## lane 1
## axi_slave
module axi_slave #(
    parameter AXI_ID_WD   = 2,
    parameter AXI_DATA_WD = 32,
    parameter AXI_ADDR_WD = 32,
    parameter AXI_STRB_WD = 4
    )(
    input                      S_AXI_ACLK,
    input                      S_AXI_ARESETN,
    input  [AXI_ADDR_WD-1 : 0] S_AXI_AWADDR,
    input  [AXI_ID_WD-1   : 0] S_AXI_AWID,
    input  [1 : 0]             S_AXI_AWBURST,
    input  [2 : 0]             S_AXI_AWSIZE,
    input  [7 : 0]             S_AXI_AWLEN,
    input                      S_AXI_AWVALID,
    output                     S_AXI_AWREADY,
    input  [AXI_DATA_WD-1 : 0] S_AXI_WDATA,
    input  [AXI_STRB_WD-1 : 0] S_AXI_WSTRB,
    input                      S_AXI_WLAST,
    input                      S_AXI_WVALID,
    output                     S_AXI_WREADY,
    output [AXI_ID_WD-1   : 0] S_AXI_BID,
    output [1 : 0]             S_AXI_BRESP,
    output                     S_AXI_BVALID,
    input                      S_AXI_BREADY,
    input  [AXI_ADDR_WD-1 : 0] S_AXI_ARADDR,
    input  [AXI_ID_WD-1   : 0] S_AXI_ARID,
    input  [1 : 0]             S_AXI_ARBURST,
  ...
For scale: roughly 4500 cells after synthesis, roughly 2100 flip-flops, about 86000 µm² of cells after synthesis.
clock: 4.76 ns
lec_check: 0
cap_margin: 10
core_margin: 2
core_utilization: 72
cts_cluster_diameter: 49
cts_cluster_size: 15
setup_slack_margin: 1.23
slew_margin: 20
tns_end_percent: 5
run.sh (not shown) runs the stock make flow with config.mk's settings and CLKGATE_MAP_FILE=.
Final checks on lane 1, whose flow otherwise completed, came back failing, citing negative setup slack.
## Diff of input files: lane 2 against lane 1
- SETUP_SLACK_MARGIN removed (was 1.23)
- CELL_PAD_IN_SITES_GLOBAL_PLACEMENT newly set to 0
- TNS_END_PERCENT removed (was 5)
- CTS_CLUSTER_DIAMETER changed from 49 to 88
- CELL_PAD_IN_SITES_DETAIL_PLACEMENT newly set to 0
- PLACE_DENSITY newly set to 0.61
Results
[lane 2] flop share of the area rose 1.6 points relative to lane 1. Compared with lane 1, in lane 2 total wire length shrank by 3.2%, reported net switching power fell by 670 µW, number of diodes added for antenna fixing up 4, portion of total power attributed to combinational logic went up by 0.6 points. The layout from lane 2, despite a flow that completed every stage, fails the layout checks, with the failing checks listed as negative setup slack.
#### Input delta (lane 3 over lane 2)
- a change of SLEW_MARGIN from 20 to 40
- a change of CTS_CLUSTER_DIAMETER from 88 to 105
- an added HOLD_SLACK_MARGIN of -0.06
- a change of CAP_MARGIN from 10 to 5
- an added TNS_END_PERCENT of 65
The lower worst setup slack came out of lane 3.
On design area, lane 3 tracks lane 2 almost exactly.
Where minimum clock period after layout is concerned, lane 2 is better than lane 3.
| power after layout | lane 3 vs lane 2 | ≈ equal |
Not one of lane 2 and lane 3 finished clean.
Lane 2 had finished all stages when the layout checks came back failing, citing negative setup slack.
Input-level comparison between lane 4 and lane 3:
- putting PLACE_DENSITY_LB_ADDON at 0.01 where nothing was set
- putting SETUP_SLACK_MARGIN at 1.36 where nothing was set
- swapping 5 for 20 in CAP_MARGIN
- swapping 40 for 20 in SLEW_MARGIN
- clearing TNS_END_PERCENT, which used to be 65
- clearing PLACE_DENSITY, which used to be 0.61
- clearing CTS_CLUSTER_DIAMETER, which used to be 105
- clearing HOLD_SLACK_MARGIN, which used to be -0.06
### Flow results
- In lane 4 the implementation completed, yet the final layout does not meet the checks, the culprit being negative setup slack.
- Lane 4: met2 usage 4.4 points above lane 3
- Higher share of the cycle needed by the critical path after routing among lane 3 and lane 4: lane 4
- Re normalized max-slew margin: lane 3 was higher than lane 4.
- Lane 4 against lane 3: wire length picked up an extra 13%, non-clock buffer area fraction after layout picked up an extra 0.72 points, final worst slack lost 0.26 ns, mean number of vias per cell picked up an extra 2.7%, final area picked up an extra 4.7%.
Input-level comparison between lane 5 and lane 4:
- PLACE_DENSITY_LB_ADDON no longer set, was 0.01
- CTS_CLUSTER_SIZE no longer set, was 15
- PLACE_DENSITY now 0.5, previously not set
- CTS_CLUSTER_DIAMETER now 103, previously not set
- SETUP_SLACK_MARGIN no longer set, was 1.36
### Flow results
Nothing crashed in lane 5 and all stages finished; the problem is that the final layout failed, the offending checks being negative setup slack.
Although lane 4 finished all stages, its layout failed final checks on negative setup slack.
Lane 5 against lane 4: synthesis-to-layout area growth now smaller; final standard cell area without fillers now smaller; instance count of the mapped netlist comparable.
Taking lane 4 as the reference point, the part of the power in combinational logic of lane 5 falls by 1.2 points.
Re aggregate global-route resource usage: lane 5 and lane 4 aren't equal, and the lower value belongs to lane 5.
Post-layout worst setup margin, lane 5 and lane 4: lower on lane 4
Fmax, lane 5 vs lane 4: up by a few percent
[compare] base=lane 4 new=lane 5: worst hold slack across all endpoints essentially unchanged, clock network fraction of design power climbed 0.9 points.
Delta (lane 5 minus lane 4): average via count per standard cell dropped 2.1%; global-route wire length before repair dropped about 3%.
Power is estimated from default activity; no workload was simulated.
